==> flow/design.v <==
module controller (
    input logic clk,
    input logic reset,
    output logic load_sreg,
    output logic transmit_pixel,
    output logic [5:0] pixel,
    output logic [4:0] frame
);
    localparam TRANSMIT_FRAME       = 1'b0;
    localparam IDLE                 = 1'b1;
    localparam [2:0] READ_CH_VALS   = 3'b001;
    localparam [2:0] LOAD_SREG      = 3'b010;
    localparam [2:0] TRANSMIT_PIXEL = 3'b100;
    localparam [8:0] TRANSMIT_CYCLES    = 9'd360;        
    localparam [22:0] IDLE_CYCLES       = 23'd2400;
    logic state;
    logic next_state;
    logic [2:0] transmit_phase;
    logic [2:0] next_transmit_phase;
    logic [5:0] pixel_counter;
    logic [4:0] frame_counter;
    logic [8:0] transmit_counter;
    logic [22:0] idle_counter;
    logic transmit_pixel_done;
    logic idle_done;
    assign transmit_pixel_done = (transmit_counter == TRANSMIT_CYCLES - 1);
    assign idle_done = (idle_counter == IDLE_CYCLES - 1);
    always_ff @(posedge clk) begin
        if (reset) begin
            state <= TRANSMIT_FRAME;
            transmit_phase <= READ_CH_VALS;
        end
        else begin
            state <= next_state;
            transmit_phase <= next_transmit_phase;
        end
    end
    always_comb begin
        next_state = state;
        case (state)
            TRANSMIT_FRAME:
                if ((pixel_counter == 6'd63) && (transmit_pixel_done))
                    next_state = IDLE;
                else
                    next_state = TRANSMIT_FRAME;
            IDLE:
                if (idle_done)
                    next_state = TRANSMIT_FRAME;
                else
                    next_state = IDLE;
        endcase
    end
    always_comb begin
        next_transmit_phase = READ_CH_VALS;
        if (state == TRANSMIT_FRAME) begin
            case (transmit_phase)
                READ_CH_VALS:
                    next_transmit_phase = LOAD_SREG;
                LOAD_SREG:
                    next_transmit_phase = TRANSMIT_PIXEL;
                TRANSMIT_PIXEL:
                    next_transmit_phase = transmit_pixel_done ? READ_CH_VALS : TRANSMIT_PIXEL;
                default: ;
            endcase
        end
    end
    always_ff @(posedge clk) begin
        if (reset) begin
            pixel_counter <= 6'd0;
        end
        else if ((state == TRANSMIT_FRAME) && transmit_pixel_done) begin
            pixel_counter <= pixel_counter + 1;
        end
    end
    always_ff @(posedge clk) begin
        if (reset) begin
            frame_counter <= 5'd0;
        end
        else if (idle_done) begin
            frame_counter <= frame_counter + 1;
        end
    end
    always_ff @(posedge clk) begin
        if (reset) begin
            transmit_counter <= 9'd0;
        end
        else if (transmit_phase == TRANSMIT_PIXEL) begin
            transmit_counter <= transmit_counter + 1;
        end
        else begin
            transmit_counter <= 9'd0;
        end
    end
    always_ff @(posedge clk) begin
        if (reset) begin
            idle_counter <= 23'd0;
        end
        else if (state == IDLE) begin
            idle_counter <= idle_counter + 1;
        end
        else begin
            idle_counter <= 23'd0;
        end
    end
    assign pixel = pixel_counter;
    assign frame = frame_counter;
    assign load_sreg = (transmit_phase == LOAD_SREG);
    assign transmit_pixel = (transmit_phase == TRANSMIT_PIXEL);
endmodule
module ws2812b(
    input logic clk,
    input logic reset,
    input logic serial_in,
    input logic transmit,
    output logic ws2812b_out,
    output logic shift
);
    localparam IDLE = 1'b0;
    localparam TRANSMITTING = 1'b1;
    localparam T0_CYCLE_COUNT = 4'd5;
    localparam T1_CYCLE_COUNT = 4'd10;
    localparam MAX_CYCLE_COUNT = 4'd15;
    logic state;
    logic [3:0] cycle_count;
    logic bit_being_sent;
    always_ff @(posedge clk) begin
        if (reset) begin
            state <= IDLE;
            cycle_count <= 4'd0;
            bit_being_sent <= 1'b0;
        end
        else begin
            case (state)
                IDLE:
                    if (transmit == 1'b1) begin
                        state <= TRANSMITTING;
                        cycle_count <= 4'd0;
                        bit_being_sent <= serial_in;
                    end
                TRANSMITTING:
                    if (transmit == 1'b0) begin
                        state <= IDLE;
                    end
                    else if (cycle_count == MAX_CYCLE_COUNT - 1) begin
                        cycle_count <= 4'd0;
                        bit_being_sent <= serial_in;
                    end
                    else begin
                        cycle_count <= cycle_count + 1;
                    end
                default:
                    state <= IDLE;
            endcase
        end
    end
    always_comb begin
        if (state == TRANSMITTING)
            if (bit_being_sent == 1'b0)
                ws2812b_out = (cycle_count < T0_CYCLE_COUNT);
            else
                ws2812b_out = (cycle_count < T1_CYCLE_COUNT);
        else
            ws2812b_out = 1'b0;
    end
    assign shift = (state == TRANSMITTING) && (cycle_count == 4'd0);
endmodule
module rules (
    input logic clk,
    input logic reset,
    input logic step,            
    input logic [127:0] initial_pattern,
    output logic [127:0] grid    
);
    logic [127:0] next_grid;
    always_ff @(posedge clk) begin
        if (reset) begin
            grid <= initial_pattern;
        end
        else if (step) begin
            grid <= next_grid;
        end
    end
    function automatic int neighbors(input int row, input int col, input logic [127:0] g);
        int living;
        int r, c, nr, nc, idx;
        living = 0;
            for (nr = -1; nr <= 1; nr++) begin  
                for (nc = -1; nc <= 1; nc++) begin  
                    if (!(nr == 0 && nc == 0)) begin  
                        r = (row + nr + 8) % 8;  
                        c = (col + nc + 8) % 8;  
                        idx = r * 8 + c;  
                        if (g[2*idx +: 2] == 2'b11) living++;  
                    end
                end
            end
        neighbors =  living;  
    endfunction
generate;
    genvar ir, ic;
    for (ir=0; ir<8; ir++) begin  
        for (ic=0; ic<8; ic++) begin  
            localparam int index = ir * 8 + ic;  
            int living_neighbors;
            always_comb begin
                living_neighbors = neighbors(ir, ic, grid); 
                if (grid[2*index +: 2] == 2'b11) begin  
                    if (living_neighbors == 2 || living_neighbors==3) begin
                        next_grid[2*index +: 2] = 2'b11;
                    end
                    else begin
                        next_grid[2*index +: 2] = 2'b01;
                    end
                end
                else if (grid[2*index +: 2] == 2'b01) begin  
                    if (living_neighbors == 3) begin
                        next_grid[2*index +: 2] = 2'b11;
                    end
                    else begin
                        next_grid[2*index +: 2] = 2'b10;
                    end
                end
                else if (grid[2*index +: 2] == 2'b10) begin  
                    if (living_neighbors == 3) begin
                        next_grid[2*index +: 2] = 2'b11;
                    end
                    else begin
                        next_grid[2*index +: 2] = 2'b00;
                    end
                end
                else  begin  
                    if (living_neighbors == 3) begin
                        next_grid[2*index +: 2] = 2'b11;
                    end
                    else begin
                        next_grid[2*index +: 2] = 2'b00;
                    end
                end
            end
        end
    end
endgenerate
endmodule
module top(
    input logic         clk,
    input logic         SW,          
    input logic [63:0]  pattern,     
    output logic        _48b         
);
    logic [127:0] grid;
    logic [127:0] initial_pattern;
    logic step_game;
    logic reset;
    logic [23:0] shift_reg;
    logic shift;
    logic ws2812b_out;
    logic [5:0] pixel;
    logic load_sreg;
    logic transmit_pixel;
    logic [4:0] frame;
    logic [4:0] last_frame;
    localparam [23:0] OFF     = 24'h000000;
    localparam [23:0] RED     = 24'h00FF00;
    localparam [23:0] GREEN   = 24'hFF0000;
    localparam [23:0] BLUE    = 24'h0000FF;
    genvar gi;
    generate
        for (gi = 0; gi < 64; gi++) begin : g_init
            assign initial_pattern[2*gi +: 2] = pattern[gi] ? 2'b11 : 2'b00;
        end
    endgenerate
    assign reset = ~SW;
    rules u3 (
        .clk(clk),
        .reset(reset),
        .step(step_game),
        .initial_pattern(initial_pattern),
        .grid(grid)  
    );
    ws2812b u4 (
        .clk            (clk),
        .reset          (reset),
        .serial_in      (shift_reg[23]),
        .transmit       (transmit_pixel),
        .ws2812b_out    (ws2812b_out),
        .shift          (shift)
    );
    controller u5 (
        .clk            (clk),
        .reset          (reset),
        .load_sreg      (load_sreg),
        .transmit_pixel (transmit_pixel),
        .pixel          (pixel),
        .frame          (frame)
    );
    always_ff @(posedge clk) begin
        if (reset)
            last_frame <= 5'd0;
        else
            last_frame <= frame;
    end
    assign step_game = (frame != last_frame);  
    always_ff @(posedge clk) begin
        if (reset) begin
            shift_reg <= OFF;
        end
        else if (load_sreg) begin
            if (grid[2*pixel +: 2] == 2'b11) begin  
                shift_reg <= GREEN;
            end
            else if (grid[2*pixel +: 2] == 2'b01) begin  
                shift_reg <= BLUE;
            end
            else if (grid[2*pixel +: 2] == 2'b10) begin  
                shift_reg <= RED;
            end
            else begin  
                shift_reg <= OFF;
            end
        end
        else if (shift) begin
            shift_reg <= { shift_reg[22:0], 1'b0 };
        end
    end
    assign _48b = ws2812b_out;
endmodule
make LEC_CHECK=0 CAP_MARGIN=20 CORE_MARGIN=2 CORE_UTILIZATION=71 CTS_CLUSTER_SIZE=54 PLACE_DENSITY=0.78 SETUP_SLACK_MARGIN=-0.54 SLEW_MARGIN=20 finish   # period 7.82 ns
run.sh (not shown) runs the stock make flow with config.mk's settings and CLKGATE_MAP_FILE=.
Rerun with:
CORE_UTILIZATION = 68   (was 71)
CTS_CLUSTER_SIZE = unset   (was 54)
PLACE_DENSITY = unset   (was 0.78)
SETUP_SLACK_MARGIN = -0.26   (was -0.54)
clock period = 4.48 ns   (was 7.82 ns; I/O delays follow)
Result:
- The changed run reached the layout checks and failed them: setup timing
- count of clock-buffer cells in the layout drops by 3
- cell area climbs by 26%
- setup slack got worse by 1.9 ns
- non-clock buffer count climbs by 956
Rerun with:
CORE_UTILIZATION = 40   (was 68)
GPL_ROUTABILITY_DRIVEN = 0   (was unset)
GPL_TIMING_DRIVEN = 0   (was unset)
HOLD_SLACK_MARGIN = 0.26   (was unset)
SETUP_SLACK_MARGIN = unset   (was -0.26)
clock period = 10.0 ns   (was 4.48 ns; I/O delays follow)
- The changed run went through all stages and came out clean
- global-route usage went down by 13 points
- non-clock buffer count went down by 702
- synthesized area does not change
- setup slack is better by 2.5 ns
